// saw2sin
module saw2sin
( input  var        i_clk
, input  var [15:0] i_saw
, output var [15:0] o_sin
);
logic invert;
always_comb invert = i_saw[15];
logic reverse;
always_comb reverse = i_saw[14];
logic [15:0] qsaw;
always_comb qsaw = reverse
  ? {~i_saw[13:0], 2'b11}  
  : {i_saw[13:0], 2'b01};  
logic [15:0] qsin;
cordic cordic
( .i_qph (qsaw)
, .o_sin (qsin)
);
logic [16:0] sin;
always_ff @(posedge i_clk) sin <= reverse
  ? (invert ? ~{1'b1, qsin[15:0]}           
            : {1'b1, qsin[15:0]} + 17'd1)   
  : (invert ? ~{1'b1, qsin[15:0]} + 17'd2   
            : {1'b1, qsin[15:0]} + 17'd0);  
always_comb o_sin = sin[16:1];
endmodule
For scale: ~6800 cells after synthesis, ~16 flip-flops, about 33 I/O pins, about 0.044 mm2 of cells after synthesis.
make LEC_CHECK=0 ABC_AREA=1 CAP_MARGIN=40 CORE_MARGIN=2 CORE_UTILIZATION=72 CTS_CLUSTER_DIAMETER=400 CTS_CLUSTER_SIZE=99 MAX_ROUTING_LAYER=met4 PLACE_DENSITY_LB_ADDON=0.02 SLEW_MARGIN=20 TNS_END_PERCENT=10 finish   # period 38.2 ns
run.sh (not shown) runs the stock make flow with config.mk's settings and CLKGATE_MAP_FILE=.
The first run died in detailed placement (3_5_place_dp).
Then changed:
==> flow/config.mk (replaced) <==
export PLATFORM = sky130hd
export DESIGN_NAME = saw2sin
export DESIGN_NICKNAME = saw2sin
export VERILOG_FILES = /design/flow/design.v
export SDC_FILE = /design/flow/constraint.sdc
export NUM_CORES = 4
export LEC_CHECK = 0
export CAP_MARGIN = 20
export CORE_MARGIN = 2
export CORE_UTILIZATION = 15
export SLEW_MARGIN = 20
==> flow/constraint.sdc (replaced) <==
create_clock -name core_clock -period 76.6 [get_ports {i_clk}]
set_input_delay 15.3200 -clock core_clock [delete_from_list [all_inputs] [get_ports {i_clk}]]
set_output_delay 15.3200 -clock core_clock [all_outputs]
set_load 0.01 [all_outputs]
What happened:
- Now the flow finished with timing, DRC and antenna clean
- synthesized cell count drops by 11%
- synthesized area went down by 0.65%
- die area is higher to 4.7 times its value
Then changed:
--- a/flow/config.mk
+++ b/flow/config.mk
@@ -10 +10 @@
-export CORE_UTILIZATION = 15
+export CORE_UTILIZATION = 57
@@ -11,0 +12 @@
+export TNS_END_PERCENT = 5
==> flow/constraint.sdc (replaced) <==
create_clock -name core_clock -period 57.4 [get_ports {i_clk}]
set_input_delay 11.4800 -clock core_clock [delete_from_list [all_inputs] [get_ports {i_clk}]]
set_output_delay 11.4800 -clock core_clock [all_outputs]
set_load 0.01 [all_outputs]
What happened:
- Now the flow finished but fails on setup timing
- critical path depth grows by 49
- wire length grows by 43%
- area after synthesis is unchanged
- sequential share of layout area shrinks by 0.17 points
- worst setup slack loses 10000 ps
- via count grows by 37%
- utilization grows by 71 points
Then changed:
--- a/flow/config.mk
+++ b/flow/config.mk
@@ -10 +10,2 @@
-export CORE_UTILIZATION = 57
+export CORE_UTILIZATION = 66
+export MAX_ROUTING_LAYER = met4
==> flow/constraint.sdc (replaced) <==
create_clock -name core_clock -period 62.6 [get_ports {i_clk}]
set_input_delay 12.5200 -clock core_clock [delete_from_list [all_inputs] [get_ports {i_clk}]]
set_output_delay 12.5200 -clock core_clock [all_outputs]
set_load 0.01 [all_outputs]
After rerunning:
- The new run finished but fails on setup timing
- global-route usage climbs by 0.49 points
- synthesized area does not change
- worst hold slack is better by 690 ps
- wire length drops by 21%
- cell count falls by 18%
- via count came out lower by about 15%
Then changed:
--- a/flow/config.mk
+++ b/flow/config.mk
@@ -10,2 +10 @@
-export CORE_UTILIZATION = 66
-export MAX_ROUTING_LAYER = met4
+export CORE_UTILIZATION = 65
@@ -13 +11,0 @@
-export TNS_END_PERCENT = 5
==> flow/constraint.sdc (replaced) <==
create_clock -name core_clock -period 52.8 [get_ports {i_clk}]
set_input_delay 10.5600 -clock core_clock [delete_from_list [all_inputs] [get_ports {i_clk}]]
set_output_delay 10.5600 -clock core_clock [all_outputs]
set_load 0.01 [all_outputs]
What happened: With this change the flow aborted during detailed placement (3_5_place_dp). Synthesized area stays the same. Synthesized cell count does not change. Die size goes up slightly.

== amber ==
The RTL this note starts from:
==> flow/design.v <==
`default_nettype none
module cordic
( input  var [15:0] i_qph  
, output var [15:0] o_sin  
);
logic [15:0] i_x;
logic [15:0] i_y;
always_comb i_x = i_qph[15] ? 16'h0000 : 16'hDBD9;
always_comb i_y = i_qph[15] ? 16'hDBD9 : 16'h0000;
logic [22:0] cordic_angle [0:18];
always_comb cordic_angle[ 0] = 23'h25C80A;  
always_comb cordic_angle[ 1] = 23'h13F670;  
always_comb cordic_angle[ 2] = 23'h0A2223;  
always_comb cordic_angle[ 3] = 23'h05161A;  
always_comb cordic_angle[ 4] = 23'h028BAF;  
always_comb cordic_angle[ 5] = 23'h0145EC;  
always_comb cordic_angle[ 6] = 23'h00A2F8;  
always_comb cordic_angle[ 7] = 23'h00517C;  
always_comb cordic_angle[ 8] = 23'h0028BE;  
always_comb cordic_angle[ 9] = 23'h00145F;  
always_comb cordic_angle[10] = 23'h000A2F;  
always_comb cordic_angle[11] = 23'h000517;  
always_comb cordic_angle[12] = 23'h00028B;  
always_comb cordic_angle[13] = 23'h000145;  
always_comb cordic_angle[14] = 23'h0000A2;  
always_comb cordic_angle[15] = 23'h000051;  
always_comb cordic_angle[16] = 23'h000028;  
always_comb cordic_angle[17] = 23'h000014;  
always_comb cordic_angle[18] = 23'h00000A;  
/*verilator lint_off UNOPTFLAT*/
logic [18:0] x [0:19];
logic [18:0] y [0:19];
logic [22:0] p [0:19];
/*verilator lint_on UNOPTFLAT*/
always_comb x[0] = {1'b0, i_x, {2{1'b0}}};
always_comb y[0] = {1'b0, i_y, {2{1'b0}}};
always_comb p[0] = {i_qph, {7{1'b0}}};
/*verilator lint_off ALWCOMBORDER*/
for (genvar i = 0; i < 19; i = i + 1) begin: l_cordic_steps
  always_comb
    if (p[i][22]) begin
      x[i+1] = x[i] + (y[i] >>> (i+1));
      y[i+1] = y[i] - (x[i] >>> (i+1));
      p[i+1] = p[i] + cordic_angle[i];
    end else begin
      x[i+1] = x[i] - (y[i] >>> (i+1));
      y[i+1] = y[i] + (x[i] >>> (i+1));
      p[i+1] = p[i] - cordic_angle[i];
    end
end
/*verilator lint_on ALWCOMBORDER*/
always_comb
  if (i_qph > 16'd65508)   o_sin = 16'hFFFE;
  else if (i_qph < 16'd32) o_sin = i_qph + (i_qph >> 1);
  else                     o_sin = y[19][17:2];
endmodule
`default_nettype none
module saw2sin
( input  var        i_clk
, input  var [15:0] i_saw
, output var [15:0] o_sin
);
logic invert;
always_comb invert = i_saw[15];
logic reverse;
always_comb reverse = i_saw[14];
logic [15:0] qsaw;
always_comb qsaw = reverse
  ? {~i_saw[13:0], 2'b11}  
  : {i_saw[13:0], 2'b01};  
logic [15:0] qsin;
cordic cordic
( .i_qph (qsaw)
, .o_sin (qsin)
);
logic [16:0] sin;
always_ff @(posedge i_clk) sin <= reverse
  ? (invert ? ~{1'b1, qsin[15:0]}           
            : {1'b1, qsin[15:0]} + 17'd1)   
  : (invert ? ~{1'b1, qsin[15:0]} + 17'd2   
            : {1'b1, qsin[15:0]} + 17'd0);  
always_comb o_sin = sin[16:1];
endmodule
export LEC_CHECK = 0
export ABC_AREA = 1
export CAP_MARGIN = 10
export CELL_PAD_IN_SITES_GLOBAL_PLACEMENT = 1
export CORE_ASPECT_RATIO = 1.23
export CORE_MARGIN = 4
export CORE_UTILIZATION = 40
export CTS_CLUSTER_DIAMETER = 36
export GPL_ROUTABILITY_DRIVEN = 0
export GPL_TIMING_DRIVEN = 0
export MIN_ROUTING_LAYER = met1
export PLACE_DENSITY_LB_ADDON = 0.05
export SLEW_MARGIN = 20
create_clock -name core_clock -period 63.8 [get_ports {i_clk}]
For xenon, these inputs were changed with respect to amber:
Settings: removing GPL_ROUTABILITY_DRIVEN (formerly 0); removing GPL_TIMING_DRIVEN (formerly 0); changing CORE_MARGIN from 4 to 2; removing CORE_ASPECT_RATIO (formerly 1.23); removing CELL_PAD_IN_SITES_GLOBAL_PLACEMENT (formerly 1); removing ABC_AREA (formerly 1); removing MIN_ROUTING_LAYER (formerly met1); changing CORE_UTILIZATION from 40 to 57; changing CAP_MARGIN from 10 to 20; removing CTS_CLUSTER_DIAMETER (formerly 36); removing PLACE_DENSITY_LB_ADDON (formerly 0.05); changing the clock period (ns, I/O delays scaled along) from 63.8 to 57.4.
Going from amber to xenon, setup slack after placement increased by 4.42 ns relative to the old numbers, synthesized instance count has decreased, cell area after synthesis shows a reduction of about 0.65%, die span in x moved down. xenon is listed as incomplete: the tool reported an error in global routing (5_1_grt) and the run ended there. Re post-synthesis chip area from yosys: xenon is 0.65% down on amber. Compared xenon vs amber, and port buffer count is up in xenon. The higher share of synthesized cell area in full adder, half adder and majority cells came out of xenon. Sort amber and xenon by simple logic cell fraction of the synthesized area asc -> top: xenon. The lower floorplan core density came out of amber. Cell total after placement sits higher in xenon than in amber. When xenon is measured against amber, its die area turns out 0.037 sq mm lower.
--- input diff xenon..sierra ---
Settings: changing CORE_UTILIZATION from 57 to 40; changing the clock period (ns, I/O delays scaled along) from 57.4 to 67.6.
Notes after the runs:
sierra vs. xenon: floorplan-stage core utilization fell by 17 points; number of placement rows rose by 19%. sierra: full flow OK, the timing, design-rule and antenna checks passed. Taking xenon as the reference, in sierra maximum clock path buffer count about even, half-perimeter wire length of the detailed placement result shrank by 18%, die size saw an increase. In the reports for sierra and xenon, the smaller horizontal extent of the die belongs to xenon.
#### Input delta (yarrow over sierra)
Settings: changing CORE_UTILIZATION from 40 to 65.
## What came out
Summary of yarrow over sierra: final-layout clock-cell area share barely changed, final hold slack up 0.0037 ns, number of buffer and inverter stages on the critical path +5.
NOTE die area sierra->yarrow decreased by more than a quarter
Setup slack: yarrow vs sierra down 0.84 ns
Changes in zinc relative to yarrow:
Settings: HOLD_SLACK_MARGIN now -0.1, previously not set; ABC_AREA now 1, previously not set; CORE_UTILIZATION now 57, was 65; the clock period (ns, I/O delays scaled along) now 53.3, was 67.6.
Notes after the runs:
The higher global router's overall resource usage came out of yarrow.
Multi-input combinational cell area on zinc is up relative to yarrow.
As of zinc, net count of the mapped netlist had risen by more than 10% compared to yarrow.
Diff yarrow -> zinc | number of tapcells | up by more than 10%
In the metrics for yarrow and zinc, the one carrying the higher core region area is zinc.
Nothing crashed in zinc and all stages finished; the problem is that the final layout failed, the offending checks being negative setup slack.
[inputs] maple vs zinc
Settings: HOLD_SLACK_MARGIN no longer set, was -0.1; CORE_UTILIZATION now 40, was 57; MIN_ROUTING_LAYER now met2, previously not set; ABC_AREA no longer set, was 1; the clock period (ns, I/O delays scaled along) now 63.8, was 53.3.
Notes after the runs:
Delta (maple minus zinc): final instance area -about 6%; post-route clock period utilization decreased 5.9 points; worst hold slack higher; number of inverters outside the clock class in the layout moved down; area growth from synthesis to layout went down. Diff zinc -> maple: share of cell area taken by muxes after synthesis up 0.76 points; number of clock-tree buffers in the layout down 1. maple | status: complete | timing, DRC, antenna: pass. Compared with zinc, maple shows first-pass GRT wire length higher by about 0.8%. The routing layer with the top usage in global route comes out met3 in one run and met2 in the other, namely in maple and zinc respectively. What maple reported for synthesized cell count has to be multiplied by 1.12 to get the figure for zinc.
